File: flow/run.sh
#!/bin/bash
# the make line also repeats each setting of config.mk as NAME=value (left out here)
make -C /OpenROAD-flow-scripts/flow DESIGN_CONFIG=/design/flow/config.mk WORK_HOME=/design/flow/orfs CLKGATE_MAP_FILE= finish
File: flow/config.mk
export PLATFORM = sky130hd
export DESIGN_NAME = riscv
export DESIGN_NICKNAME = riscv
export VERILOG_FILES = /design/flow/design.v
export SDC_FILE = /design/flow/constraint.sdc
export NUM_CORES = 4
export LEC_CHECK = 0
export CAP_MARGIN = 20
export CORE_MARGIN = 9
export CORE_UTILIZATION = 40
export CTS_CLUSTER_SIZE = 53
export GPL_ROUTABILITY_DRIVEN = 0
export GPL_TIMING_DRIVEN = 0
export SLEW_MARGIN = 20
File: flow/constraint.sdc
create_clock -name core_clock -period 10.0 [get_ports {clk}]
set_input_delay 2.0000 -clock core_clock [delete_from_list [all_inputs] [get_ports {clk}]]
set_output_delay 2.0000 -clock core_clock [all_outputs]
set_load 0.01 [all_outputs]
File: flow/design.v
module flope #(
    parameter int Width = 1
)(
    input logic clk,
    input logic en,
    input logic[Width-1:0] d,
    output logic[Width-1:0] q
);
    always_ff @(posedge clk) begin
        if (en)
            q <= d; 
    end
endmodule
module floper #(
    parameter int Width = 1,
    parameter logic[Width-1:0] ResetValue = 0
)(
    input logic clk,
    input logic reset,
    input logic en,
    input logic[Width-1:0] d,
    output logic[Width-1:0] q
);
    always_ff @(posedge clk or posedge reset) begin
        if (reset)
            q <= ResetValue;
        else if (en)
            q <= d; 
    end
endmodule
module flopr #(
    parameter int Width = 1,
    parameter logic[Width-1:0] ResetValue = 0
)(
    input logic clk,
    input logic reset,
    input logic[Width-1:0] d,
    output logic[Width-1:0] q
);
    always_ff @(posedge clk or posedge reset) begin
        if (reset)
            q <= ResetValue;
        else
            q <= d; 
    end
endmodule
module mux2 #(
    parameter int Width = 1
)(
    input logic[Width-1:0] a0,
    input logic[Width-1:0] a1,
    input logic sel,
    output logic[Width-1:0] y
);
    assign y = sel ? a1 : a0;
endmodule
module mux4 #(
    parameter int Width = 1
)(
    input logic[Width-1:0] a0,
    input logic[Width-1:0] a1,
    input logic[Width-1:0] a2,
    input logic[Width-1:0] a3,
    input logic[1:0] sel,
    output logic[Width-1:0] y
);
    always_comb
        case (sel)
            2'h0: y = a0;
            2'h1: y = a1;
            2'h2: y = a2;
            2'h3: y = a3;
        endcase
endmodule
module controller(
    input logic[6:0] opcode,
    input logic[2:0] funct3,
    input logic funct75,
    output logic[1:0] rs_valid,
    output logic rd_valid,
    output logic[2:0] imm_sel,
    output logic[1:0] src_sel,
    output logic[3:0] alsu_func,
    output logic[1:0] exec_sel,
    output logic jump_d,
    output logic[2:0] flow_ctrl,
    output logic mem_write,
    output logic mem_read,
    output logic[2:0] mem_size,
    output logic system
);
    logic is_shift;
    logic[17:0] controls;
    assign is_shift = funct3[1:0] == 2'b01;
    assign mem_write = (opcode == 7'b01_000_11);
    assign mem_read = (opcode == 7'b00_000_11);
    assign mem_size = funct3;
    assign {rs_valid, rd_valid, imm_sel, src_sel, alsu_func, exec_sel, jump_d, flow_ctrl} = controls;
    always_comb begin
        system = 0;
        case (opcode)
            7'b00_100_11:
                if (is_shift) controls = {3'b01_1,  3'b000, 2'b10, {funct75, funct3},  2'b00, 4'b0000  };
                else          controls = {3'b01_1,  3'b000, 2'b10, {1'b0, funct3},   2'b00, 4'b0000  };
            7'b01_100_11:       controls = {3'b11_1, 3'b000, 2'b00, {funct75, funct3},  2'b00, 4'b0000  };
            7'b01_101_11:      controls = {3'b00_1,   3'b010, 2'b00,  4'b0000,    2'b01,  4'b0000  };
            7'b00_101_11:    controls = {3'b00_1,   3'b010, 2'b11, 4'b0000,  2'b00, 4'b0000  };
            7'b00_000_11:     controls = {3'b01_1,  3'b000, 2'b10, 4'b0000,  2'b00, 4'b0000  };
            7'b01_000_11:    controls = {3'b11_0,  3'b001, 2'b10, 4'b0000,  2'b00, 4'b0000  };
            7'b11_011_11:      controls = {3'b00_1,   3'b100, 2'b00,  4'b0000,    2'b10,  4'b1000 };
            7'b11_001_11:     controls = {3'b01_1,  3'b000, 2'b10, 4'b0000,  2'b10,  4'b0100 };
            7'b11_000_11:
                case (funct3)
                    3'b000:     controls = {3'b11_0,  3'b101, 2'b00, 4'b1000,  2'b00,    4'b0010 };
                    3'b001:     controls = {3'b11_0,  3'b101, 2'b00, 4'b1000,  2'b00,    4'b0011};
                    3'b100:     controls = {3'b11_0,  3'b101, 2'b00, 4'b0010,  2'b00,    4'b0011};
                    3'b101:     controls = {3'b11_0,  3'b101, 2'b00, 4'b0010,  2'b00,    4'b0010 };
                    3'b110:    controls = {3'b11_0,  3'b101, 2'b00, 4'b0011, 2'b00,    4'b0011};
                    3'b111:    controls = {3'b11_0,  3'b101, 2'b00, 4'b0011, 2'b00,    4'b0010 };
                    default:  controls = {3'b00_0,   3'b000, 2'b00,  4'b0000,    2'b00,    4'b0000  };
                endcase
            7'b00_011_11:     controls = {3'b00_0,   3'b000, 2'b00,  4'b0000,    2'b00,    4'b0000  };
            7'b11_100_11: begin
                system = 1;   controls = {3'b00_0,   3'b000, 2'b00,  4'b0000,    2'b00,    4'b0000  };
            end
            default: begin
                system = 1;   controls = {3'b00_0,   3'b000, 2'b00,  4'b0000,    2'b00,    4'b0000  };
            end
        endcase
    end
endmodule
module decode_stage(
    input logic clk,
    input logic halted,
    input logic[31:0] instr_d,
    input logic[31:0] pc_d,
    output logic[2:0] mem_size_d,
    output logic mem_write_d,
    output logic mem_read_d,
    output logic rd_valid_d,
    output logic[1:0] exec_sel_d,
    output logic[2:0] flow_ctrl_d,
    output logic[3:0] alsu_func_d,
    output logic[1:0] src_sel_d,
    output logic[3:0] fwd_sel_d,
    output logic[4:0] rd_d,
    output logic[31:0] reg_a_d,
    output logic[31:0] reg_b_d,
    output logic[31:0] imm_d,
    output logic[31:0] pc_imm_d,
    output logic jump_d,
    input logic[4:0] rd_w,
    input logic rd_valid_w,
    input logic[31:0] reg_d_w,
    input logic[4:0] rd_e,
    input logic rd_valid_e,
    input logic[4:0] rd_m,
    input logic rd_valid_m,
    input logic mem_read_e,
    output logic stall,
    input logic flush,
    output logic system
);
    logic[4:0] rs1;
    logic[4:0] rs2;
    logic[2:0] imm_sel;
    logic[1:0] rs_valid;
    logic mem_write_pre;
    logic mem_read_pre;
    logic rd_valid_pre;
    logic[2:0] flow_ctrl_pre;
    decomposer decomposer(instr_d, rd_d, rs1, rs2);
    reg_file reg_file(
        .clk(clk),
        .a1(rs1),
        .rd1(reg_a_d),
        .a2(rs2),
        .rd2(reg_b_d),
        .a3(rd_w),
        .wd3(reg_d_w),
        .we3(~halted & rd_valid_w)
    );
    imm_dec imm_dec(instr_d, imm_sel, imm_d);
    pc_imm_adder pc_imm_adder(pc_d, imm_d, pc_imm_d);
    logic system_pre;
    controller controller(
        .opcode(instr_d[6:0]),
        .funct3(instr_d[14:12]),
        .funct75(instr_d[30]),
        .rs_valid(rs_valid),
        .rd_valid(rd_valid_pre),
        .imm_sel(imm_sel),
        .src_sel(src_sel_d),
        .alsu_func(alsu_func_d),
        .exec_sel(exec_sel_d),
        .jump_d(jump_d),
        .flow_ctrl(flow_ctrl_pre),
        .mem_write(mem_write_pre),
        .mem_read(mem_read_pre),
        .mem_size(mem_size_d),
        .system(system_pre)
    );
    hazard_unit hazard_unit(
        .rs1(rs1),
        .rs2(rs2),
        .rs_valid(rs_valid),
        .rd_e(rd_e),
        .rd_valid_e(rd_valid_e),
        .rd_m(rd_m),
        .rd_valid_m(rd_valid_m),
        .mem_read_e(mem_read_e),
        .fwd_sel(fwd_sel_d),
        .stall(stall)
    );
    assign system = system_pre & ~flush;
    mux2 #(6) nop_mask(
        {mem_read_pre, mem_write_pre, rd_valid_pre, flow_ctrl_pre},
        6'd0,
        stall | flush,
        {mem_read_d, mem_write_d, rd_valid_d, flow_ctrl_d}
    );
endmodule
module decomposer(
    input logic[31:0] instr,
    output logic[4:0] rd,
    output logic[4:0] rs1,
    output logic[4:0] rs2
);
    assign rd = instr[11:7];
    assign rs1 = instr[19:15];
    assign rs2 = instr[24:20];
endmodule
module hazard_unit(
    input logic[4:0] rs1,
    input logic[4:0] rs2,
    input logic[1:0] rs_valid,
    input logic[4:0] rd_e,
    input logic rd_valid_e,
    input logic[4:0] rd_m,
    input logic rd_valid_m,
    input logic mem_read_e,
    output logic[3:0] fwd_sel,
    output logic stall
);
    always_comb begin
        fwd_sel = 4'b0000;
        stall = 1'b0;
        if (rd_valid_e & rd_e != 5'd0) begin
            fwd_sel[0] = rs_valid[0] & (rs1 == rd_e);
            fwd_sel[1] = rs_valid[1] & (rs2 == rd_e);
            stall = mem_read_e & (fwd_sel[0] | fwd_sel[1]);
        end
        if (rd_valid_m & rd_m != 5'd0) begin
            fwd_sel[2] = rs_valid[0] & (rs1 == rd_m);
            fwd_sel[3] = rs_valid[1] & (rs2 == rd_m);
        end
    end
endmodule
module imm_dec(
    input logic[31:0] instr,
    input logic[2:0] imm_sel,
    output logic[31:0] imm
);
    logic sign;
    assign sign = instr[31];
    always_comb
        case (imm_sel)
            3'b000: imm = { {20{sign}}, instr[31:20] };                                  
            3'b001: imm = { {20{sign}}, instr[31:25], instr[11:7] };                     
            3'b010: imm = { instr[31:12], 12'h0 };                                       
            3'b100: imm = { {12{sign}}, instr[19:12], instr[20], instr[30:21], 1'b0 };   
            3'b101: imm = { {20{sign}}, instr[7], instr[30:25], instr[11:8], 1'b0 };     
            default: imm = 32'h0;
        endcase
endmodule
module pc_imm_adder(
    input logic[31:0] pc,
    input logic[31:0] imm,
    output logic[31:0] pc_imm
);
    assign pc_imm = pc + imm;
endmodule
module reg_file(
    input logic clk,
    input logic[4:0] a1,
    output logic[31:0] rd1,
    input logic[4:0] a2,
    output logic[31:0] rd2,
    input logic[4:0] a3,
    input logic[31:0] wd3,
    input logic we3
);
    logic[31:0] regs[32];
    always_ff @(posedge clk) begin
        if (we3 && a3 != 5'h0)
            regs[a3] <= wd3;
    end
    assign rd1 = (a1 == 5'h0) ? 32'h0 : ((we3 && a1 == a3) ? wd3 : regs[a1]);
    assign rd2 = (a2 == 5'h0) ? 32'h0 : ((we3 && a2 == a3) ? wd3 : regs[a2]);
endmodule
module alsu(
    input logic[31:0] a,
    input logic[31:0] b,
    input logic[3:0] f,
    output logic[31:0] s,
    output logic zero
);
    logic sub_en;
    logic[31:0] bb, sum, xor_res, or_res, and_res, shift_res;
    logic an, bn, sn, slt;
    assign sub_en = f[3] | f[1];
    assign bb = {32{sub_en}} ^ b;
    assign sum = a + bb + sub_en;
    assign xor_res = a ^ b;
    assign or_res = a | b;
    assign and_res = a & b;
    assign an = a[31];
    assign bn = b[31];
    assign sn = sum[31];
    always_comb
        case ({an, bn})
            2'b00: slt = sn;
            2'b01: slt = f[0];
            2'b10: slt = ~f[0];
            2'b11: slt = sn;
        endcase
    shifter shifter(a, b[4:0], f[3:2], shift_res);    
    always_comb
        case (f[2:0])
            3'b000: s = sum;
            3'b001: s = shift_res;
            3'b010: s = {31'h0, slt};
            3'b011: s = {31'h0, slt};
            3'b100: s = xor_res;
            3'b101: s = shift_res;
            3'b110: s = or_res;
            3'b111: s = and_res;
        endcase
    assign zero = ~|s;
endmodule
module execute_stage(
    input logic[1:0] exec_sel_e,
    input logic[2:0] flow_ctrl_e,
    input logic[3:0] alsu_func_e,
    input logic[1:0] src_sel_e,
    input logic[3:0] fwd_sel_e,
    input logic[31:0] reg_a_e,
    input logic[31:0] reg_b_e,
    input logic[31:0] imm_e,
    input logic[31:0] pc_e,
    input logic[31:0] pc4_e,
    output logic[31:0] exec_res_e,
    output logic[31:0] fwd_b_e,
    output logic[1:0] pc_sel_e,
    output logic[31:0] alsu_res_e,
    input logic[31:0] exec_res_m,
    input logic[31:0] reg_d_w,
    output logic flush
);
    logic[31:0] fwd_a;
    logic[31:0] fwd_b;
    logic[31:0] src_a;
    logic[31:0] src_b;
    logic zero;
    fwd_mux fwd_mux(reg_a_e, reg_b_e, exec_res_m, reg_d_w, fwd_sel_e, fwd_a, fwd_b);
    src_mux src_mux(fwd_a, fwd_b, pc_e, imm_e, src_sel_e, src_a, src_b);
    assign fwd_b_e = fwd_b;
    alsu alsu(src_a, src_b, alsu_func_e, alsu_res_e, zero);
    flow_control flow_control(zero, flow_ctrl_e, pc_sel_e, flush);
    mux4 #(32) exec_mux(alsu_res_e, imm_e, pc4_e, pc4_e, exec_sel_e, exec_res_e);
endmodule
module flow_control(
    input logic zero,
    input logic[2:0] flow_ctrl,
    output logic[1:0] pc_sel_e,
    output logic flush
);
    logic branch_cond, branch_taken;
    assign branch_cond = zero ^ flow_ctrl[0];
    assign branch_taken = branch_cond & flow_ctrl[1];
    assign pc_sel_e = {flow_ctrl[2], branch_taken};
    assign flush = branch_taken | flow_ctrl[2];
endmodule
module fwd_mux(
    input logic[31:0] reg_a,
    input logic[31:0] reg_b,
    input logic[31:0] exec_res_m,
    input logic[31:0] reg_d_w,
    input logic[3:0] fwd_sel,
    output logic[31:0] fwd_a,
    output logic[31:0] fwd_b
);
    assign fwd_a = fwd_sel[0] ? exec_res_m : (fwd_sel[2] ? reg_d_w : reg_a);
    assign fwd_b = fwd_sel[1] ? exec_res_m : (fwd_sel[3] ? reg_d_w : reg_b);
endmodule
module shifter (
    input logic[31:0] a,
    input logic[4:0] shamt,
    input logic[1:0] f,
    output logic[31:0] y
);
    logic[63:0] bc;
    logic[4:0] k;
    logic[47:0] d4;
    logic[39:0] d3;
    logic[35:0] d2;
    logic[33:0] d1;
    logic[32:0] d0;
    always_comb
        case (f)
            2'b00: bc = {a, 32'h0};
            2'b01: bc = {32'h0, a};
            2'b10: bc = {a, 32'h0};
            2'b11: bc = {{32{a[31]}}, a};
        endcase
    assign k = {5{~f[0]}} ^ shamt;
    assign d4 = k[4] ? bc[63:16] : bc[47:0];
    assign d3 = k[3] ? d4[47:8] : d4[39:0];
    assign d2 = k[2] ? d3[39:4] : d3[35:0];
    assign d1 = k[1] ? d2[35:2] : d2[33:0];
    assign d0 = k[0] ? d1[33:1] : d1[32:0];
    assign y = f[0] ? d0[31:0] : d0[32:1];
endmodule
module src_mux(
    input logic[31:0] fwd_a,
    input logic[31:0] fwd_b,
    input logic[31:0] pc,
    input logic[31:0] imm,
    input logic[1:0] src_sel,
    output logic[31:0] src_a,
    output logic[31:0] src_b
);
    assign src_a = src_sel[0] ? pc : fwd_a;
    assign src_b = src_sel[1] ? imm : fwd_b;
endmodule
module fetch_stage #(
    parameter logic[31:0] BootVector = 32'h0000_0000
)(
    input logic clk,
    input logic reset,
    input logic halted,
    output logic[31:0] i_addr,
    input logic[31:0] i_data,
    output logic[31:0] instr_f,
    output logic[31:0] pc_f,
    output logic[31:0] pc4_f,
    input logic[31:0] pc_imm_d,
    input logic[31:0] pc_imm_e,
    input logic[31:0] alsu_res_e,
    input logic jump_d,
    input logic[1:0] pc_sel_e,
    input logic stall,
    input logic flush,
    output logic misaligned_pc
);
    logic[31:0] pc1;
    logic[31:0] pc2;
    logic[31:0] pc3;
    floper #(32, BootVector) pc_reg(clk, reset, ~halted & ~stall, pc1, pc_f);
    pc4_adder pc4_adder(pc_f, pc4_f);
    mux2 #(32) pc_mux_d(pc4_f, pc_imm_d, jump_d, pc3);
    mux4 #(32) pc_mux_e(pc3, pc_imm_e, alsu_res_e, alsu_res_e, pc_sel_e, pc2);
    pc_mask pc_mask(pc2, pc1, misaligned_pc);
    assign i_addr = pc_f;
    mux2 #(32) instr_mux(i_data, 32'b000000000000_00000_000_00000_0010011, flush | jump_d, instr_f);
endmodule
module pc4_adder(
    input logic[31:0] pc,
    output logic[31:0] pc4
);
    assign pc4 = pc + 4;
endmodule
module pc_mask(
    input logic[31:0] pc2,
    output logic[31:0] pc1,
    output logic misaligned_pc
);
    assign pc1 = {pc2[31:2], 2'b0};
    assign misaligned_pc = pc2[1];
endmodule
module halt_ctrl(
    input logic clk,
    input logic reset,
    input logic system,
    input logic misaligned_pc,
    input logic misaligned_addr,
    input logic unhalt,
    output logic halted
);
    logic halt_set;
    always_ff @(posedge clk or posedge reset) begin
        if (reset)
            halted <= 0;
        else begin
            if (unhalt)
                halted <= 0;
            else if (halt_set)
                halted <= 1;
        end
    end
    assign halt_set = system | misaligned_pc | misaligned_addr;
endmodule
module addr_dec(
    input logic[31:0] addr,
    output logic[1:0] byte_offset,
    output logic[31:0] word_addr
);
    assign byte_offset = addr[1:0];
    assign word_addr = {addr[31:2], 2'b00};
endmodule
module dmem_ctrl(
    input logic[31:0] a,
    input logic[31:0] wd,
    output logic[31:0] rd,
    input logic mem_write,
    input logic[2:0] mem_size,
    output logic[31:0] d_addr,
    output logic[31:0] d_wdata,
    output logic[3:0] d_wstrb,
    input logic[31:0] d_rdata,
    output logic misaligned_addr
);
    logic[1:0] byte_offset;
    logic[3:0] lanes;
    addr_dec addr_dec(a, byte_offset, d_addr);
    lane_dec lane_dec(byte_offset, mem_size, lanes);
    write_shifter write_shifter(wd, lanes, d_wdata);
    read_shifter read_shifter(d_rdata, lanes, mem_size[2], rd);
    assign d_wstrb = lanes & {4{mem_write}};
    assign misaligned_addr = (lanes == 4'h0);
endmodule
module lane_dec(
    input logic[1:0] byte_offset,
    input logic[2:0] mem_size,
    output logic[3:0] lanes
);
    always_comb begin
        case (mem_size[1:0])
            2'b00:
                case (byte_offset)
                    2'h0: lanes = 4'b0001;
                    2'h1: lanes = 4'b0010;
                    2'h2: lanes = 4'b0100;
                    2'h3: lanes = 4'b1000;
                endcase
            2'b01:
                case (byte_offset)
                    2'h0: lanes = 4'b0011;
                    2'h2: lanes = 4'b1100;
                    default: lanes = 4'b0000;
                endcase
            2'b10:
                lanes = (byte_offset == 2'h0) ? 4'b1111 : 4'b0000;
            default: lanes = 4'b0000;
        endcase
    end
endmodule
module memory_stage(
    input logic halted,
    output logic[31:0] d_addr,
    output logic[31:0] d_wdata,
    output logic[3:0] d_wstrb,
    input logic[31:0] d_rdata,
    input logic[2:0] mem_size_m,
    input logic mem_write_m,
    input logic mem_read_m,
    input logic[31:0] exec_res_m,
    input logic[31:0] fwd_b_m,
    output logic[31:0] reg_d_m,
    output logic misaligned_addr
);
    logic[31:0] mem_res;
    logic mem_op_m;
    logic misaligned_addr_pre;
    dmem_ctrl dmem_ctrl(
        .a(exec_res_m),
        .wd(fwd_b_m),
        .rd(mem_res),
        .mem_write(~halted & mem_write_m),
        .mem_size(mem_size_m),
        .d_addr(d_addr),
        .d_wdata(d_wdata),
        .d_wstrb(d_wstrb),
        .d_rdata(d_rdata),
        .misaligned_addr(misaligned_addr_pre)
    );
    mux2 #(32) mem_mux(exec_res_m, mem_res, mem_read_m, reg_d_m);
    assign mem_op_m = mem_read_m | mem_write_m;
    assign misaligned_addr = misaligned_addr_pre & mem_op_m;
endmodule
module read_shifter(
    input logic[31:0] rdata,
    input logic[3:0] lanes,
    input logic zeroext,
    output logic[31:0] rd
);
    always_comb
        case (lanes)
            4'b0001: rd = zeroext ? {24'h0, rdata[7:0]}   : {{24{rdata[7]}},  rdata[7:0]};
            4'b0010: rd = zeroext ? {24'h0, rdata[15:8]}  : {{24{rdata[15]}}, rdata[15:8]};
            4'b0100: rd = zeroext ? {24'h0, rdata[23:16]} : {{24{rdata[23]}}, rdata[23:16]};
            4'b1000: rd = zeroext ? {24'h0, rdata[31:24]} : {{24{rdata[31]}}, rdata[31:24]};
            4'b0011: rd = zeroext ? {16'h0, rdata[15:0]}  : {{16{rdata[15]}}, rdata[15:0]};
            4'b1100: rd = zeroext ? {16'h0, rdata[31:16]} : {{16{rdata[31]}}, rdata[31:16]};
            4'b1111: rd = rdata;
            default: rd = 32'h0;
        endcase
endmodule
module write_shifter(
    input logic[31:0] wd,
    input logic[3:0] lanes,
    output logic[31:0] wdata
);
    always_comb
        casez (lanes)
            4'b??10: wdata = { wd[31:16], wd[7:0], wd[7:0] };
            4'b?100: wdata = { wd[15:0], wd[15:0] };
            4'b1000: wdata = { wd[7:0], wd[23:0] };
            default: wdata = wd;
        endcase
endmodule
module de_reg(
    input logic clk,
    input logic reset,
    input logic halted,
    input logic[2:0] mem_size_d,
    input logic mem_write_d,
    input logic mem_read_d,
    input logic rd_valid_d,
    input logic[1:0] exec_sel_d,
    input logic[2:0] flow_ctrl_d,
    input logic[3:0] alsu_func_d,
    input logic[1:0] src_sel_d,
    input logic[3:0] fwd_sel_d,
    input logic[4:0] rd_d,
    input logic[31:0] reg_a_d,
    input logic[31:0] reg_b_d,
    input logic[31:0] imm_d,
    input logic[31:0] pc_imm_d,
    input logic[31:0] pc_d,
    input logic[31:0] pc4_d,
    output logic[2:0] mem_size_e,
    output logic mem_write_e,
    output logic mem_read_e,
    output logic rd_valid_e,
    output logic[1:0] exec_sel_e,
    output logic[2:0] flow_ctrl_e,
    output logic[3:0] alsu_func_e,
    output logic[1:0] src_sel_e,
    output logic[3:0] fwd_sel_e,
    output logic[4:0] rd_e,
    output logic[31:0] reg_a_e,
    output logic[31:0] reg_b_e,
    output logic[31:0] imm_e,
    output logic[31:0] pc_imm_e,
    output logic[31:0] pc_e,
    output logic[31:0] pc4_e
);
    floper #(6) floper(
        clk, reset, ~halted,
        {mem_read_d, mem_write_d, rd_valid_d, flow_ctrl_d},
        {mem_read_e, mem_write_e, rd_valid_e, flow_ctrl_e}
    );
    flope #(212) flope(
        clk, ~halted,
        {mem_size_d, exec_sel_d, alsu_func_d, src_sel_d, fwd_sel_d, rd_d, reg_a_d, reg_b_d, imm_d, pc_imm_d, pc_d, pc4_d},
        {mem_size_e, exec_sel_e, alsu_func_e, src_sel_e, fwd_sel_e, rd_e, reg_a_e, reg_b_e, imm_e, pc_imm_e, pc_e, pc4_e}
    );
endmodule
module em_reg(
    input logic clk,
    input logic reset,
    input logic halted,
    input logic[2:0] mem_size_e,
    input logic mem_write_e,
    input logic mem_read_e,
    input logic rd_valid_e,
    input logic[4:0] rd_e,
    input logic[31:0] exec_res_e,
    input logic[31:0] fwd_b_e,
    output logic[2:0] mem_size_m,
    output logic mem_write_m,
    output logic mem_read_m,
    output logic rd_valid_m,
    output logic[4:0] rd_m,
    output logic[31:0] exec_res_m,
    output logic[31:0] fwd_b_m
);
    floper #(3) floper(
        clk, reset, ~halted,
        {mem_read_e, mem_write_e, rd_valid_e},
        {mem_read_m, mem_write_m, rd_valid_m}
    );
    flope #(72) flope(
        clk, ~halted,
        {mem_size_e, rd_e, exec_res_e, fwd_b_e},
        {mem_size_m, rd_m, exec_res_m, fwd_b_m}
    );
endmodule
module fd_reg(
    input logic clk,
    input logic reset,
    input logic halted,
    input logic stall,
    input logic[31:0] instr_f,
    input logic[31:0] pc_f,
    input logic[31:0] pc4_f,
    output logic[31:0] instr_d,
    output logic[31:0] pc_d,
    output logic[31:0] pc4_d
);
    floper #(32,32'b000000000000_00000_000_00000_0010011) floper(
        clk, reset, ~halted & ~stall,
        instr_f,
        instr_d
    );
    flope #(64) flope(
        clk, ~halted & ~stall,
        {pc_f, pc4_f},
        {pc_d, pc4_d}
    );
endmodule
module mw_reg(
    input logic clk,
    input logic reset,
    input logic halted,
    input logic rd_valid_m,
    input logic[4:0] rd_m,
    input logic[31:0] reg_d_m,
    output logic rd_valid_w,
    output logic[4:0] rd_w,
    output logic[31:0] reg_d_w
);
    floper #(1) floper(
        clk, reset, ~halted,
        rd_valid_m,
        rd_valid_w
    );
    flope #(37) flope(
        clk, ~halted,
        {rd_m, reg_d_m},
        {rd_w, reg_d_w}
    );
endmodule
module riscv #(
    parameter logic[31:0] BootVector = 32'h0000_0000
)(
    input logic clk,
    input logic reset,
    output logic halted,
    input logic unhalt,
    output logic[31:0] i_addr,
    input logic[31:0] i_data,
    output logic[31:0] d_addr,
    output logic[31:0] d_wdata,
    output logic[3:0] d_wstrb,
    input logic[31:0] d_rdata
);
    logic[31:0] instr_f;
    logic[31:0] pc_f;
    logic[31:0] pc4_f;
    logic[31:0] instr_d;
    logic[31:0] pc_d;
    logic[31:0] pc4_d;
    logic[2:0] mem_size_d;
    logic mem_write_d;
    logic mem_read_d;
    logic rd_valid_d;
    logic[1:0] exec_sel_d;
    logic[2:0] flow_ctrl_d;
    logic[3:0] alsu_func_d;
    logic[1:0] src_sel_d;
    logic[3:0] fwd_sel_d;
    logic[4:0] rd_d;
    logic[31:0] reg_a_d;
    logic[31:0] reg_b_d;
    logic[31:0] imm_d;
    logic[31:0] pc_imm_d;
    logic jump_d;
    logic[2:0] mem_size_e;
    logic mem_write_e;
    logic mem_read_e;
    logic rd_valid_e;
    logic[1:0] exec_sel_e;
    logic[2:0] flow_ctrl_e;
    logic[3:0] alsu_func_e;
    logic[1:0] src_sel_e;
    logic[3:0] fwd_sel_e;
    logic[4:0] rd_e;
    logic[31:0] reg_a_e;
    logic[31:0] reg_b_e;
    logic[31:0] imm_e;
    logic[31:0] pc_imm_e;
    logic[31:0] pc_e;
    logic[31:0] pc4_e;
    logic[31:0] exec_res_e;
    logic[31:0] fwd_b_e;
    logic[1:0] pc_sel_e;
    logic[31:0] alsu_res_e;
    logic[2:0] mem_size_m;
    logic mem_write_m;
    logic mem_read_m;
    logic rd_valid_m;
    logic[4:0] rd_m;
    logic[31:0] exec_res_m;
    logic[31:0] fwd_b_m;
    logic[31:0] reg_d_m;
    logic rd_valid_w;
    logic[4:0] rd_w;
    logic[31:0] reg_d_w;
    logic stall;
    logic flush;
    logic system;
    logic misaligned_pc;
    logic misaligned_addr;
    fetch_stage fetch(.*);
    fd_reg fd_reg(.*);
    decode_stage decode(.*);
    de_reg de_reg(.*);
    execute_stage execute(.*);
    em_reg em_reg(.*);
    memory_stage memory(.*);
    mw_reg mw_reg(.*);
    halt_ctrl halt_ctrl(.*);
endmodule
==> results of run 1 <==
## through the flow
step                      utilization, %  cells
after floorplan                        -   5303
after global placement              43.0   8074
after detailed placement            44.2   8171
after CTS                           46.8   8467
after global routing                46.9   8485
final                               47.0   8492
## routing by layer
| metal | up-vias | track usage [%] | routed length, um |
|---|---|---|---|
| li1 | 22200 | - | - |
| met1 | 28900 | 36.4 | 109000 |
| met2 | 4779 | 43.2 | 138000 |
| met3 | 1157 | 10.5 | 45600 |
| met4 | 22 | 16.2 | 22400 |
| met5 | - | 0.407 | 385 |
## cell type report
class / instances / area (sq um) / share of cell area [%]
Clock buffer: 210 / 4270 / 4.70
Clock inverter: 86 / 754 / 0.830
Timing Repair Buffer: 273 / 3800 / 4.19
Inverter: 139 / 544 / 0.599
Multi-Input combinational cell: 3235 / 32100 / 35.4
Antenna cell: 12 / 30.0 / 0.0330
Buffer: 457 / 2260 / 2.48
Tap cell: 2608 / 3260 / 3.59
Sequential cell: 1472 / 43800 / 48.2
==> impl_metrics.json, run 1 <==
{
  "synth_top_cell_by_area": "edfxtp_1",
  "hpwl_um": 232000,
  "crit_required_ns": 10.71,
  "common_cells": "edfxtp_1, mux4_2, nor2_1",
  "total_power_w": 0.0202,
  "yosysMostFrequentCell": "edfxtp_1",
  "p_int_w": 0.0129,
  "power.group.top": "sequential cells",
  "clkPwrFrac_pct": 28.6,
  "fin_worst_skew_ns": 0.0721,
  "logic_family": "multiplexers",
  "synth_chip_area_sq_um": 78200,
  "ys_types": 111,
  "clk_path_buf_depth": 3,
  "grtUsageTotal_pct": 28.9,
  "power_leakage_nw": 30.6,
  "initial_utilization_pct": 40.4,
  "switching_share_pct": 36.1,
  "ctsResizeCount": 0,
  "worstHoldStart": "de_reg.flope.q[209]",
  "post_cts_buffers": 0,
  "powerSeq_w": 0.00795,
  "portBuffers": 163,
  "fin_crit_sh_pct": 93.5,
  "ios": 168,
  "rows": 161,
  "cpPeakStageDelay_ns": 0.76,
  "ys_sh_xor_pct": 1.62,
  "finalNetCount": 5933,
  "hold_viol": 0,
  "maxCapViolations": 0,
  "synth_top_area_share_pct": 53.7,
  "run_status": "no timing/DRC/antenna violations",
  "fp.dieH_um": 460,
  "totalWireLength_um": 315000,
  "die_x_um": 460,
  "switchingPower_w": 0.00731,
  "crit_buf_inv": 5,
  "ys.flops": 1472,
  "fillCellCount": 16800,
  "cts.sinks": 1472,
  "holdPathEnd": "em_reg.flope.q[69]",
  "placed_area_sq_um": 85700,
  "drc": 0,
  "ant_nets": 0,
  "rsz0062_at_grt": "no",
  "edf_count": 1399,
  "avgRoutedWirePerCell_um": 37.1,
  "synth_warnings": 20,
  "holdBufCountCts": 0,
  "crit_type": "reg2reg",
  "grt_max_degree": 135,
  "vias": 57100,
  "cts_tree": "done",
  "netlist_area_sq_um": 78200,
  "cts-htree-levels": 4,
  "critical_path.max_fanout": 10,
  "clk_latency_ns": 0.85,
  "synth-main-ff-cell": "edfxtp_1",
  "fin_ws_ns": 0.646,
  "endpoint_kind": "flop",
  "seq_power_share_pct": 39.3,
  "fin_area_sq_um": 90900,
  "via_per_inst": 6.72,
  "clk-power_w": 0.00579,
  "antenna_found_initial": 25,
  "cpLargestDelayFamily": "AND-OR/OR-AND gates",
  "pg_comb_w": 0.00649,
  "warning_count": 63,
  "reg2reg_slack_ns": 0.65,
  "clkTransAtPathRegs_ns": 0.06,
  "tightest_slew_ns": 1.39,
  "grt-ovfl-total": 0,
  "grt_pass1_wl_um": 432000,
  "setup.worst_path.end": "fetch.pc_reg.q[9]",
  "grt_pass1_vias": 55000,
  "synthAoiAreaFrac_pct": 9.00,
  "syn_avg_cell_area_sq_um": 14.9,
  "area_delta_synth_final_pct": 16.2,
  "first_iter_violations": 10700,
  "whs_ns": 0.398,
  "syn_inst": 5268,
  "finalSetupTns_ns": 0,
  "cp_data_arrival_time_ns": 10.06,
  "slew-limit-headroom_pct": 7.30,
  "synth_seq_share_pct": 56.0,
  "hp-class": "reg2reg",
  "critPathSlowestCell": "o221ai_1",
  "ys_cells": 5268,
  "cts_made_buffers": 160,
  "reg2reg_depth": 24,
  "p_per_area_nw_per_um2": 223,
  "ys_sh_mux_pct": 21.7,
  "path_cells": "or2_1, buf_6, buf_4, o221ai_1, inv_1, ha_1, nand2_1, a2111oi_0, mux2_2, a21oi_1, o211ai_1, nor4b_1, o211ai_1, a311oi_1, o2111ai_1, nand3_1, nand4_1, nor4_4, mux2i_1, clkbuf_1, nor2_1, buf_2, o221ai_1, nand2_1",
  "startpoint_type": "flop",
  "cts_root_buf": "clkbuf_16",
  "coreArea_sq_um": 194000,
  "crit-reg2reg-launch": "de_reg.flope.q[197]",
  "setup_viol_count_final": 0,
  "hold_depth": 0,
  "p_comb_share_pct": 32.1,
  "chipArea_sq_um": 212000,
  "maxSlewViolCount": 0,
  "top_cells_by_area": "edfxtp_1, mux4_2, dfrtp_1",
  "pre_cts_ws_ns": 1.18,
  "timing.fmax_mhz": 107,
  "cp-startpoint": "de_reg.flope.q[197]",
  "peakVddDrop_mv": 0.146,
  "async_flop_share_pct": 4.96,
  "adder_share_pct": 2.07,
  "firstDrtPassIters": 22,
  "cp_num_cells": 24,
  "min_period_ns": 9.35,
  "ys_sh_simple_pct": 6.10,
  "r2r_end": "fetch.pc_reg.q[9]"
}
==> run 2: changes to the inputs <==
ABC_AREA = 0   (was default)
CELL_PAD_IN_SITES_DETAIL_PLACEMENT = 2   (was default)
CELL_PAD_IN_SITES_GLOBAL_PLACEMENT = 2   (was default)
CORE_MARGIN = 3   (was 9)
CORE_UTILIZATION = 15   (was 40)
CTS_CLUSTER_SIZE = 92   (was 53)
GPL_ROUTABILITY_DRIVEN = default   (was 0)
GPL_TIMING_DRIVEN = default   (was 0)
HOLD_SLACK_MARGIN = -0.03   (was default)
PLACE_DENSITY_LB_ADDON = 0.21   (was default)
SLEW_MARGIN = 10   (was 20)
clock period = 13.6 ns   (was 10.0 ns; I/O delays follow)
==> run 2 against run 1 <==
- setup slack improved by 4.2 ns
- via count fell by 8.9%
- register-to-register slack improved by 4.2 ns
- sequential power fell by 26%
==> impl_metrics.json, run 2 <==
{
  "finalNetCount": 5604,
  "crit-reg2reg-launch": "de_reg.flope.q[200]",
  "fin_worst_skew_ns": 0.0968,
  "coreArea_sq_um": 518000,
  "avgRoutedWirePerCell_um": 31.7,
  "ant_nets": 0,
  "crit_required_ns": 14.32,
  "adder_share_pct": 2.07,
  "p_comb_share_pct": 30.2,
  "crit_type": "reg2reg",
  "setup.worst_path.end": "fd_reg.floper.q[17]",
  "p_per_area_nw_per_um2": 166,
  "ys_sh_simple_pct": 6.10,
  "fin_crit_sh_pct": 64.0,
  "synth_warnings": 20,
  "cp_data_arrival_time_ns": 9.43,
  "rsz0062_at_grt": "no",
  "reg2reg_slack_ns": 4.89,
  "post_cts_buffers": 0,
  "logic_family": "multiplexers",
  "clk-power_w": 0.00509,
  "grtUsageTotal_pct": 14.6,
  "ys_cells": 5268,
  "hold_depth": 0,
  "critPathSlowestCell": "mux2i_1",
  "edf_count": 1399,
  "cts-htree-levels": 4,
  "grt-ovfl-total": 0,
  "grt_pass1_vias": 56700,
  "chipArea_sq_um": 530000,
  "synth_seq_share_pct": 56.0,
  "setup_viol_count_final": 0,
  "gp_congestion": 0.841,
  "pg_comb_w": 0.00476,
  "synth_chip_area_sq_um": 78200,
  "syn_avg_cell_area_sq_um": 14.9,
  "timing.fmax_mhz": 115,
  "async_flop_share_pct": 4.96,
  "grt_max_degree": 130,
  "power_leakage_nw": 30.0,
  "total_power_w": 0.0157,
  "cts.sinks": 1472,
  "yosysMostFrequentCell": "edfxtp_1",
  "vias": 52000,
  "holdBufCountCts": 0,
  "crit_buf_inv": 4,
  "clk_path_buf_depth": 4,
  "cpPeakStageDelay_ns": 0.79,
  "common_cells": "edfxtp_1, mux4_2, nor2_1",
  "pre_cts_ws_ns": 4.92,
  "switchingPower_w": 0.00566,
  "synth-main-ff-cell": "edfxtp_1",
  "min_period_ns": 8.71,
  "top_cells_by_area": "edfxtp_1, mux4_2, dfrtp_1",
  "p_int_w": 0.0101,
  "syn_inst": 5268,
  "area_delta_synth_final_pct": 21.1,
  "hpwl_um": 274000,
  "worstHoldStart": "de_reg.flope.q[209]",
  "ios": 168,
  "powerSeq_w": 0.00590,
  "switching_share_pct": 35.9,
  "ys_types": 111,
  "path_cells": "buf_4, mux2i_1, o211a_1, xnor2_1, ha_1, nand2_1, o21ai_0, a21o_1, a21oi_1, o211ai_1, nor4b_1, o211ai_1, a311oi_1, o2111ai_1, nand3_1, nand4_1, nor4_4, mux2i_1, buf_4, nor3_4, buf_4, nor3_4, buf_8, a22o_1",
  "initial_utilization_pct": 15.1,
  "clk_latency_ns": 0.90,
  "seq_power_share_pct": 37.5,
  "synth_top_cell_by_area": "edfxtp_1",
  "cts_tree": "done",
  "cts_root_buf": "clkbuf_16",
  "ctsResizeCount": 0,
  "placed_area_sq_um": 88600,
  "finalSetupTns_ns": 0,
  "rows": 264,
  "synthAoiAreaFrac_pct": 9.00,
  "slew-limit-headroom_pct": 20.9,
  "clkPwrFrac_pct": 32.3,
  "ys_sh_mux_pct": 21.7,
  "clkTransAtPathRegs_ns": 0.06,
  "grt_pass1_wl_um": 532000,
  "startpoint_type": "flop",
  "place_inst": 12100,
  "die_x_um": 728,
  "firstDrtPassIters": 5,
  "netlist_area_sq_um": 78200,
  "portBuffers": 163,
  "drc": 0,
  "path_common_cell": "buf_4",
  "cpLargestDelayFamily": "AND-OR/OR-AND gates",
  "cp_num_cells": 24,
  "ys.flops": 1472,
  "power.group.top": "sequential cells",
  "peakVddDrop_mv": 0.0902,
  "tightest_slew_ns": 1.19,
  "maxCapViolations": 0,
  "antenna_found_initial": 39,
  "first_iter_violations": 4196,
  "endpoint_kind": "flop",
  "r2r_end": "fd_reg.floper.q[17]",
  "fin_area_sq_um": 94700,
  "fp.dieH_um": 728,
  "holdPathEnd": "em_reg.flope.q[69]",
  "fin_ws_ns": 4.89,
  "ys_sh_xor_pct": 1.62,
  "via_per_inst": 4.16,
  "fillCellCount": 56900,
  "hold_viol": 0,
  "warning_count": 67,
  "totalWireLength_um": 396000,
  "reg2reg_depth": 24,
  "cp-startpoint": "de_reg.flope.q[200]",
  "critical_path.max_fanout": 23,
  "run_status": "no timing/DRC/antenna violations",
  "layout.cells.non_filler": 12500,
  "maxSlewViolCount": 0,
  "hp-class": "reg2reg",
  "cts_made_buffers": 186,
  "synth_top_area_share_pct": 53.7
}
-- run 2: stage by stage --
stage                     hold slack (ns)  util (%)
after floorplan                     0.400         -
after global placement              0.400      17.1
after detailed placement            0.406      17.1
after CTS                           0.385      18.3
after global routing                0.381      18.3
final                               0.369      18.3
-- run 2: layer usage --
layer | vias up | global-route usage (%) | wire length, um
li1 | 21500 | - | -
met1 | 28800 | 18.9 | 172000
met2 | 1271 | 25.3 | 196000
met3 | 390 | 1.53 | 13600
met4 | 2 | 4.56 | 13900
met5 | - | 0 | 13
-- run 2: layout make-up --
cell class / count / area [sq um] / area share (%)
diodes: 11 / 27.5 / 0.0291
flip-flops and latches: 1472 / 43900 / 46.3
inverters: 139 / 534 / 0.564
multi-input cells: 3235 / 32200 / 34.0
clock inverters: 108 / 1180 / 1.25
clock buffers: 225 / 4860 / 5.13
repair buffers: 375 / 3370 / 3.56
well taps: 6916 / 8650 / 9.14
==> run 3: changes to the inputs <==
ABC_AREA = default   (was 0)
CELL_PAD_IN_SITES_DETAIL_PLACEMENT = default   (was 2)
CELL_PAD_IN_SITES_GLOBAL_PLACEMENT = default   (was 2)
CORE_MARGIN = 2   (was 3)
CORE_UTILIZATION = 40   (was 15)
CTS_CLUSTER_SIZE = default   (was 92)
HOLD_SLACK_MARGIN = default   (was -0.03)
PLACE_DENSITY_LB_ADDON = default   (was 0.21)
SETUP_SLACK_MARGIN = 1.23   (was default)
SLEW_MARGIN = 20   (was 10)
clock period = 8.2 ns   (was 13.6 ns; I/O delays follow)
==> run 3 against run 2 <==
- non-clock buffer count increased by 26
- sequential power increased by 65%
- flip-flop count unchanged
- die area decreased by 62%
- clock power increased by 43%
- still clean
- combinational power increased by 57%
- clock skew decreased by 0.054 ns
- setup slack got worse by 3.6 ns
==> impl_metrics.json, run 3 <==
{
  "hold_viol": 0,
  "fp.dieH_um": 446,
  "rows": 162,
  "worstHoldStart": "fd_reg.flope.q[18]",
  "reg2reg_depth": 22,
  "top_layer_used": "met5",
  "critPathSlowestCell": "nor3_1",
  "warning_count": 71,
  "firstDrtPassIters": 8,
  "p_comb_share_pct": 30.6,
  "grt_pass1_wl_um": 410000,
  "dr_wl_met2_um": 139000,
  "synthAoiAreaFrac_pct": 9.00,
  "maxCapViolations": 0,
  "via_per_inst": 6.57,
  "first_iter_violations": 7007,
  "grt_pass1_vias": 51700,
  "p_per_area_nw_per_um2": 276,
  "cpLargestDelayFamily": "simple AND/OR/NAND/NOR gates",
  "finalNetCount": 5604,
  "synth_seq_share_pct": 56.0,
  "clkPwrFrac_pct": 29.6,
  "ys_sh_mux_pct": 21.7,
  "cp-startpoint": "de_reg.flope.q[200]",
  "clk_path_buf_depth": 3,
  "grt_max_degree": 126,
  "post-route-util_pct": 45.6,
  "yosysMostFrequentCell": "edfxtp_1",
  "ys_cells": 5268,
  "reg2reg_slack_ns": 1.34,
  "die_x_um": 446,
  "slew-limit-headroom_pct": 15.3,
  "ys_types": 111,
  "cts_tree": "done",
  "power_leakage_nw": 29.7,
  "logic_family": "multiplexers",
  "syn_inst": 5268,
  "hpwl_um": 201000,
  "grt-ovfl-total": 0,
  "switchingPower_w": 0.00843,
  "antenna_found_initial": 12,
  "async_flop_share_pct": 4.96,
  "portBuffers": 163,
  "tightest_slew_ns": 1.26,
  "ys_sh_xor_pct": 1.62,
  "power.group.top": "sequential cells",
  "fin_crit_sh_pct": 83.7,
  "setup_viol_count_final": 0,
  "seq_power_share_pct": 39.8,
  "fillCellCount": 17000,
  "synth_chip_area_sq_um": 78200,
  "synth_warnings": 20,
  "clk-power_w": 0.00726,
  "switching_share_pct": 34.4,
  "min_period_ns": 6.86,
  "crit_required_ns": 8.82,
  "finalSetupTns_ns": 0,
  "vias": 53100,
  "synth-main-ff-cell": "edfxtp_1",
  "crit_buf_inv": 6,
  "synth_top_cell_by_area": "edfxtp_1",
  "path_common_cell": "buf_4",
  "peakVddDrop_mv": 0.232,
  "pg_comb_w": 0.00749,
  "cp_num_cells": 22,
  "path_cells": "buf_4, mux2_4, o211ai_4, inv_2, buf_4, buf_4, nor3_1, nor3_1, o21ai_0, nand3_1, o21a_1, mux4_2, o2111ai_1, nor4_1, nand4_1, nor4_4, buf_4, mux2i_2, nor3_4, buf_12, nand2b_1, o32ai_1",
  "cp_data_arrival_time_ns": 7.49,
  "fin_worst_skew_ns": 0.0428,
  "ys_sh_simple_pct": 6.10,
  "clkTransAtPathRegs_ns": 0.06,
  "ios": 168,
  "hp-class": "reg2reg",
  "grtUsageTotal_pct": 29.4,
  "cts_made_buffers": 159,
  "holdPathEnd": "de_reg.flope.q[18]",
  "totalWireLength_um": 296000,
  "area_delta_synth_final_pct": 13.4,
  "clk_latency_ns": 0.83,
  "gp_congestion": 1.02,
  "cts-htree-levels": 4,
  "critical_path.max_fanout": 46,
  "common_cells": "edfxtp_1, mux4_2, nor2_1",
  "p_int_w": 0.0161,
  "ant_nets": 0,
  "netlist_area_sq_um": 78200,
  "crit-reg2reg-launch": "de_reg.flope.q[200]",
  "r2r_end": "de_reg.floper.q[0]",
  "startpoint_type": "flop",
  "setup.worst_path.end": "de_reg.floper.q[0]",
  "drc": 0,
  "coreArea_sq_um": 195000,
  "maxSlewViolCount": 0,
  "synth_top_area_share_pct": 53.7,
  "initial_utilization_pct": 40.2,
  "top_cells_by_area": "edfxtp_1, mux4_2, dfrtp_1",
  "hold_depth": 0,
  "cts.sinks": 1472,
  "endpoint_kind": "flop",
  "ys.flops": 1472,
  "timing.fmax_mhz": 146,
  "rsz0062_at_grt": "yes",
  "avgRoutedWirePerCell_um": 36.6,
  "cts_root_buf": "clkbuf_16",
  "wl_met1_um": 111000,
  "run_status": "no timing/DRC/antenna violations",
  "chipArea_sq_um": 199000,
  "edf_count": 1399,
  "met3_length_um": 26000,
  "syn_avg_cell_area_sq_um": 14.9,
  "adder_share_pct": 2.07,
  "crit_type": "reg2reg",
  "powerSeq_w": 0.00974,
  "cpPeakStageDelay_ns": 1.02
}
## run 3: what timing repair did
action,CTS,global route
buffers inserted,1,15
hold buffers,0,0
cloned,0,1
gates resized,3,29
endpoints found under the setup margin,60,70
pin swaps,0,5
## run 3: final cells by class
cell class	count	area [sq um]	share of cell area (%)
clock buffer	202	4340	4.89
multi-input combinational	3236	32300	36.5
tap	2542	3180	3.59
timing repair buffer	401	3520	3.97
clock inverter	87	877	0.989
antenna	7	17.5	0.0197
sequential	1472	43900	49.5
inverter	139	542	0.611
## run 3: stage by stage
stage | power, W | instance area [sq um] | std cells | hold slack, ns | worst slack [ns]
floorplan | 0.0140 | 78400 | 5303 | 0.400 | 2.18
global placement | 0.0171 | 83100 | 7768 | 0.401 | 1.13
detailed placement | 0.0171 | 83100 | 7769 | 0.405 | 0.993
CTS | 0.0243 | 88400 | 8059 | 0.417 | 1.27
global route | 0.0252 | 88700 | 8080 | 0.422 | 1.20
finish | 0.0245 | 88700 | 8086 | 0.417 | 1.34
## run 3: metal layers
| metal | vias to the layer above | GRT usage (%) |
|---|---|---|
| li1 | 21500 | - |
| met1 | 27600 | 37.9 |
| met2 | 3222 | 46.7 |
| met3 | 730 | 5.60 |
| met4 | 8 | 16.9 |
| met5 | - | 0 |
==> run 4: changes to the inputs <==
CAP_MARGIN = 25   (was 20)
CELL_PAD_IN_SITES_DETAIL_PLACEMENT = 0   (was default)
CELL_PAD_IN_SITES_GLOBAL_PLACEMENT = 0   (was default)
CORE_UTILIZATION = 72   (was 40)
CTS_CLUSTER_DIAMETER = 60   (was default)
CTS_CLUSTER_SIZE = 82   (was default)
GPL_ROUTABILITY_DRIVEN = 0   (was default)
GPL_TIMING_DRIVEN = 1   (was default)
MIN_ROUTING_LAYER = met1   (was default)
PLACE_DENSITY_LB_ADDON = 0.0   (was default)
SETUP_SLACK_MARGIN = 1.22   (was 1.23)
SLEW_MARGIN = 25   (was 20)
TNS_END_PERCENT = 80   (was default)
clock period = 4.26 ns   (was 8.2 ns; I/O delays follow)
==> run 4 against run 3 <==
- the run now fails in global routing
- synthesized cell count is the same
- die area shrank 44%
- synthesized area is the same
==> impl_metrics.json, run 4 <==
{
  "fp.dieH_um": 334,
  "run_status": "did not finish",
  "clk_path_buf_depth": 3,
  "tool.error": "[ERROR GRT-0116] Global routing finished with congestion. Check the congestion regions in the DRC Viewer.",
  "haltStage": "global routing",
  "adder_share_pct": 2.07,
  "async_flop_share_pct": 4.96,
  "ys_sh_simple_pct": 6.10,
  "common_cells": "edfxtp_1, mux4_2, nor2_1",
  "synth_chip_area_sq_um": 78200,
  "coreArea_sq_um": 107000,
  "die_x_um": 334,
  "chipArea_sq_um": 111000,
  "place_inst": 7358,
  "synth-main-ff-cell": "edfxtp_1",
  "cts.sinks": 1472,
  "pre_cts_ws_ns": -1.89,
  "hpwl_um": 203000,
  "syn_avg_cell_area_sq_um": 14.9,
  "ios": 168,
  "top_cells_by_area": "edfxtp_1, mux4_2, dfrtp_1",
  "synth_top_cell_by_area": "edfxtp_1",
  "synth_top_area_share_pct": 53.7,
  "netlist_area_sq_um": 78200,
  "logic_family": "multiplexers",
  "initial_utilization_pct": 72.9,
  "ys.flops": 1472,
  "syn_inst": 5268,
  "rows": 120,
  "ys_types": 111,
  "cts_root_buf": "clkbuf_16",
  "synth_seq_share_pct": 56.0,
  "holdBufCountCts": 0,
  "ys_sh_mux_pct": 21.7,
  "edf_count": 1399,
  "portBuffers": 163,
  "synthAoiAreaFrac_pct": 9.00,
  "ys_cells": 5268,
  "grt-ovfl-total": 1770,
  "cts_made_buffers": 108,
  "yosysMostFrequentCell": "edfxtp_1",
  "grtUsageTotal_pct": 80.9,
  "ys_sh_xor_pct": 1.62,
  "cts-htree-levels": 3,
  "synth_warnings": 20
}
## run 4: stage by stage
step / cell area (sq um) / utilization, % / TNS (ns) / hold slack (ns) / total power, W
floorplan: 78700 / - / -97.25 / 0.400 / 0.0270
global placement: 87700 / 81.7 / -131.39 / 0.401 / 0.0343
detailed placement: 87700 / 81.7 / -140.63 / 0.405 / 0.0349
CTS: 95100 / 88.6 / -116.00 / 0.400 / 0.0486
## run 4: timing repair
action | CTS
gates resized | 546
buffers inserted | 120
gates cloned | 8
pin swaps | 129
setup endpoints to repair | 652
## run 4: metal layers
metal,GRT usage (%),GRT overflow
met5,48.8,23
met4,74.4,480
met3,66.5,141
met2,95.9,991
met1,83.1,135
==> run 5: changes to the inputs <==
ABC_AREA = 0   (was default)
CAP_MARGIN = 20   (was 25)
CELL_PAD_IN_SITES_DETAIL_PLACEMENT = 2   (was 0)
CELL_PAD_IN_SITES_GLOBAL_PLACEMENT = default   (was 0)
CORE_ASPECT_RATIO = 1.54   (was default)
CORE_UTILIZATION = 40   (was 72)
CTS_CLUSTER_DIAMETER = 255   (was 60)
CTS_CLUSTER_SIZE = default   (was 82)
GPL_ROUTABILITY_DRIVEN = default   (was 0)
HOLD_SLACK_MARGIN = -0.02   (was default)
MAX_ROUTING_LAYER = met4   (was default)
PLACE_DENSITY_LB_ADDON = 0.05   (was 0.0)
SETUP_SLACK_MARGIN = 2.31   (was 1.22)
SLEW_MARGIN = 40   (was 25)
TNS_END_PERCENT = default   (was 80)
clock period = 13.5 ns   (was 4.26 ns; I/O delays follow)
==> run 5 against run 4 <==
- the run now finishes clean
- die area rose by 79%
- synthesized cell count did not move
- synthesized area did not move
==> impl_metrics.json, run 5 <==
{
  "fillCellCount": 18400,
  "rsz0062_at_grt": "no",
  "cpLargestDelayFamily": "AND-OR/OR-AND gates",
  "p_int_w": 0.00957,
  "common_cells": "edfxtp_1, mux4_2, nor2_1",
  "grt_pass1_vias": 56400,
  "min_period_ns": 8.79,
  "critPathSlowestCell": "o221ai_2",
  "rows": 201,
  "antenna_found_initial": 18,
  "cp_data_arrival_time_ns": 9.54,
  "critical_path.max_fanout": 38,
  "yosysMostFrequentCell": "edfxtp_1",
  "setup.worst_path.end": "fd_reg.floper.q[28]",
  "ys_sh_simple_pct": 6.10,
  "portBuffers": 163,
  "grt_pass1_wl_um": 473000,
  "switching_share_pct": 35.8,
  "top_cells_by_area": "edfxtp_1, mux4_2, dfrtp_1",
  "p_per_area_nw_per_um2": 169,
  "fin_worst_skew_ns": 0.0539,
  "setup_viol_count_final": 0,
  "tightest_slew_ns": 0.980,
  "reg2reg_slack_ns": 4.71,
  "maxCapViolations": 0,
  "hp-class": "reg2reg",
  "switchingPower_w": 0.00533,
  "slew-limit-headroom_pct": 34.7,
  "run_status": "no timing/DRC/antenna violations",
  "r2r_end": "fd_reg.floper.q[28]",
  "die_x_um": 360,
  "finalNetCount": 5581,
  "peakVddDrop_mv": 0.119,
  "crit_type": "reg2reg",
  "seq_power_share_pct": 39.8,
  "startpoint_type": "flop",
  "totalWireLength_um": 344000,
  "pg_comb_w": 0.00467,
  "initial_utilization_pct": 40.2,
  "coreArea_sq_um": 195000,
  "holdPathEnd": "em_reg.flope.q[71]",
  "hpwl_um": 237000,
  "async_flop_share_pct": 4.96,
  "path_common_cell": "buf_4",
  "ys_types": 111,
  "cts_made_buffers": 162,
  "endpoint_kind": "flop",
  "total_power_w": 0.0149,
  "syn_inst": 5268,
  "synth_warnings": 20,
  "ys.flops": 1472,
  "power_leakage_nw": 29.5,
  "synth_seq_share_pct": 56.0,
  "powerSeq_w": 0.00593,
  "crit-reg2reg-launch": "de_reg.flope.q[201]",
  "ios": 168,
  "avgRoutedWirePerCell_um": 42.7,
  "edf_count": 1399,
  "cts.sinks": 1472,
  "grtUsageTotal_pct": 35.3,
  "ctsResizeCount": 0,
  "worstHoldStart": "de_reg.flope.q[211]",
  "cts-htree-levels": 4,
  "clk_path_buf_depth": 4,
  "warning_count": 68,
  "clkTransAtPathRegs_ns": 0.06,
  "logic_family": "multiplexers",
  "ys_sh_mux_pct": 21.7,
  "grt_max_degree": 141,
  "fin_area_sq_um": 88400,
  "syn_avg_cell_area_sq_um": 14.9,
  "hold_depth": 0,
  "via_per_inst": 6.58,
  "clk-power_w": 0.00431,
  "clk_latency_ns": 0.84,
  "synth_top_cell_by_area": "edfxtp_1",
  "synthAoiAreaFrac_pct": 9.00,
  "ys_sh_xor_pct": 1.62,
  "ys_cells": 5268,
  "p_comb_share_pct": 31.3,
  "cp-startpoint": "de_reg.flope.q[201]",
  "reg2reg_depth": 24,
  "path_cells": "buf_4, nand2b_4, o221ai_2, inv_1, ha_1, nand2_1, a2111oi_0, mux2_2, a21oi_1, o211ai_1, nor4b_1, o211ai_1, a311oi_1, o2111ai_1, nand3_1, nand4_1, nor4_4, mux2i_1, buf_4, nor3_4, buf_4, nor3_4, buf_4, a22o_1",
  "fp.dieH_um": 553,
  "placed_area_sq_um": 83300,
  "firstDrtPassIters": 6,
  "gp_congestion": 1.01,
  "grt-ovfl-total": 0,
  "area_delta_synth_final_pct": 12.9,
  "drc": 0,
  "chipArea_sq_um": 199000,
  "fin_crit_sh_pct": 65.1,
  "synth-main-ff-cell": "edfxtp_1",
  "power.group.top": "sequential cells",
  "clkPwrFrac_pct": 28.9,
  "netlist_area_sq_um": 78200,
  "hold_viol": 0,
  "vias": 53000,
  "synth_top_area_share_pct": 53.7,
  "synth_chip_area_sq_um": 78200,
  "adder_share_pct": 2.07,
  "cts_tree": "done",
  "finalSetupTns_ns": 0,
  "timing.fmax_mhz": 114,
  "cp_num_cells": 24,
  "cts_root_buf": "clkbuf_16",
  "first_iter_violations": 5044,
  "post_cts_buffers": 0,
  "cpPeakStageDelay_ns": 0.71,
  "holdBufCountCts": 0,
  "crit_required_ns": 14.25,
  "crit_buf_inv": 5,
  "maxSlewViolCount": 0,
  "ant_nets": 0
}
-- run 5: stage by stage --
stage	hold slack [ns]	setup WS, ns	std cells	utilization (%)
2_1_floorplan	0.400	5.91	5303	-
3_3_place_gp	0.400	4.92	7729	42.6
3_5_place_dp	0.407	4.88	7757	42.8
4_1_cts	0.423	4.83	8035	45.3
5_1_grt	0.427	4.35	8055	45.4
6_report	0.420	4.71	8057	45.4
-- run 5: per-layer routing --
metal  share of wire [%]  vias to the layer above  track usage (%)  wire length, um
met4                 8.3                        0             23.5            28500
li1                    -                    21400                -                -
met3                 4.9                      867             4.20            16700
met2                  51                     2095             59.9           176000
met5                   0                        -                -                0
met1                  36                    28600             39.1           123000
-- run 5: final cells by class --
| type | count | area (sq um) | share of cell area, % |
|---|---|---|---|
| Tap cell | 2537 | 3170 | 3.59 |
| Clock buffer | 200 | 4280 | 4.85 |
| Multi-Input combinational cell | 3235 | 32300 | 36.6 |
| Sequential cell | 1472 | 43900 | 49.7 |
| Inverter | 139 | 544 | 0.616 |
| Timing Repair Buffer | 376 | 3520 | 3.99 |
| Antenna cell | 20 | 50.0 | 0.0566 |
| Clock inverter | 78 | 587 | 0.664 |
==> run 6: changes to the inputs <==
ABC_AREA = default   (was 0)
CAP_MARGIN = 25   (was 20)
CELL_PAD_IN_SITES_DETAIL_PLACEMENT = 0   (was 2)
CELL_PAD_IN_SITES_GLOBAL_PLACEMENT = 0   (was default)
CORE_ASPECT_RATIO = default   (was 1.54)
CORE_UTILIZATION = 71   (was 40)
CTS_CLUSTER_DIAMETER = 60   (was 255)
CTS_CLUSTER_SIZE = 40   (was default)
GPL_ROUTABILITY_DRIVEN = 1   (was default)
HOLD_SLACK_MARGIN = default   (was -0.02)
MAX_ROUTING_LAYER = default   (was met4)
PLACE_DENSITY_LB_ADDON = default   (was 0.05)
SETUP_SLACK_MARGIN = -0.26   (was 2.31)
SLEW_MARGIN = 25   (was 40)
TNS_END_PERCENT = 80   (was default)
clock period = 4.9 ns   (was 13.5 ns; I/O delays follow)
==> run 6 against run 5 <==
- the flow now stops in global routing
- synthesized cell count did not move
- synthesized area did not move
- die area fell by 43%
==> impl_metrics.json, run 6 <==
{
  "netlist_area_sq_um": 78200,
  "common_cells": "edfxtp_1, mux4_2, nor2_1",
  "holdBufCountCts": 0,
  "cts-htree-levels": 3,
  "synth_seq_share_pct": 56.0,
  "portBuffers": 163,
  "top_cells_by_area": "edfxtp_1, mux4_2, dfrtp_1",
  "place_inst": 7439,
  "clk_path_buf_depth": 3,
  "grt-ovfl-total": 7639,
  "run_status": "did not finish",
  "hpwl_um": 279000,
  "ys.flops": 1472,
  "synthAoiAreaFrac_pct": 9.00,
  "fp.dieH_um": 336,
  "synth-main-ff-cell": "edfxtp_1",
  "gp_congestion": 1.09,
  "adder_share_pct": 2.07,
  "rows": 121,
  "cts_made_buffers": 100,
  "async_flop_share_pct": 4.96,
  "die_x_um": 336,
  "coreArea_sq_um": 109000,
  "haltStage": "global routing",
  "cts.sinks": 1472,
  "ys_sh_mux_pct": 21.7,
  "ys_cells": 5268,
  "ios": 168,
  "synth_top_area_share_pct": 53.7,
  "initial_utilization_pct": 71.7,
  "logic_family": "multiplexers",
  "ys_types": 111,
  "ys_sh_xor_pct": 1.62,
  "syn_avg_cell_area_sq_um": 14.9,
  "ys_sh_simple_pct": 6.10,
  "synth_chip_area_sq_um": 78200,
  "chipArea_sq_um": 113000,
  "grtUsageTotal_pct": 93.8,
  "synth_top_cell_by_area": "edfxtp_1",
  "cts_root_buf": "clkbuf_16",
  "edf_count": 1399,
  "synth_warnings": 20,
  "tool.error": "[ERROR GRT-0116] Global routing finished with congestion. Check the congestion regions in the DRC Viewer.",
  "syn_inst": 5268,
  "yosysMostFrequentCell": "edfxtp_1"
}
==> run 6: layer usage <==
| metal | GRT overflow | GRT usage, % |
|---|---|---|
| met1 | 426 | 88.1 |
| met3 | 462 | 76.5 |
| met4 | 1719 | 97.1 |
| met5 | 64 | 56.9 |
| met2 | 4968 | 115 |
==> run 6: repair_timing <==
action | in CTS
gates resized | 242
setup buffers | 66
pin swaps | 62
hold endpoints to repair | 0
setup endpoints to repair | 96
cloned | 2
==> run 6: stage by stage <==
step	setup TNS [ns]	setup WS [ns]	instance area, sq um	hold slack (ns)
CTS	-77.08	-1.22	93100	0.427
detailed placement	-121.74	-1.90	87900	0.405
global placement	-99.01	-1.57	87900	0.401
floorplan	-47.47	-0.762	78500	0.400
==> run 7: changes to the inputs <==
CAP_MARGIN = 5   (was 25)
CORE_ASPECT_RATIO = 0.87   (was default)
CORE_UTILIZATION = 72   (was 71)
CTS_CLUSTER_DIAMETER = 29   (was 60)
CTS_CLUSTER_SIZE = 51   (was 40)
GPL_ROUTABILITY_DRIVEN = 0   (was 1)
PLACE_DENSITY = 0.36   (was default)
SETUP_SLACK_MARGIN = -0.15   (was -0.26)
clock period = 3.09 ns   (was 4.9 ns; I/O delays follow)
==> run 7 against run 6 <==
- the run fails in clock tree synthesis
- synthesized cell count stayed put
- die area is 1.4% lower
- synthesized area stayed put
==> impl_metrics.json, run 7 <==
{
  "netlist_area_sq_um": 78200,
  "synthAoiAreaFrac_pct": 9.00,
  "synth_warnings": 20,
  "haltStage": "clock tree synthesis",
  "rows": 112,
  "syn_avg_cell_area_sq_um": 14.9,
  "logic_family": "multiplexers",
  "synth_top_cell_by_area": "edfxtp_1",
  "ys_cells": 5268,
  "tool.error": "[ERROR DPL-0033] detailed placement checks failed during check placement.",
  "synth_seq_share_pct": 56.0,
  "edf_count": 1399,
  "ios": 168,
  "adder_share_pct": 2.07,
  "die_x_um": 357,
  "coreArea_sq_um": 107000,
  "ys_sh_simple_pct": 6.10,
  "chipArea_sq_um": 111000,
  "syn_inst": 5268,
  "common_cells": "edfxtp_1, mux4_2, nor2_1",
  "ys_sh_xor_pct": 1.62,
  "synth_top_area_share_pct": 53.7,
  "synth_chip_area_sq_um": 78200,
  "run_status": "did not finish",
  "yosysMostFrequentCell": "edfxtp_1",
  "top_cells_by_area": "edfxtp_1, mux4_2, dfrtp_1",
  "ys_sh_mux_pct": 21.7,
  "ys.flops": 1472,
  "initial_utilization_pct": 72.8,
  "portBuffers": 163,
  "ys_types": 111,
  "async_flop_share_pct": 4.96,
  "hpwl_um": 224000,
  "synth-main-ff-cell": "edfxtp_1",
  "fp.dieH_um": 311
}
==> run 7: stage by stage <==
| stage | worst slack (ns) | instance area [sq um] | std cells |
|---|---|---|---|
| 3_5_place_dp | -3.82 | 89500 | 7541 |
| 3_3_place_gp | -3.52 | 89400 | 7538 |
| 2_1_floorplan | -2.57 | 78700 | 5303 |
Power is estimated from default activity; no workload was simulated.
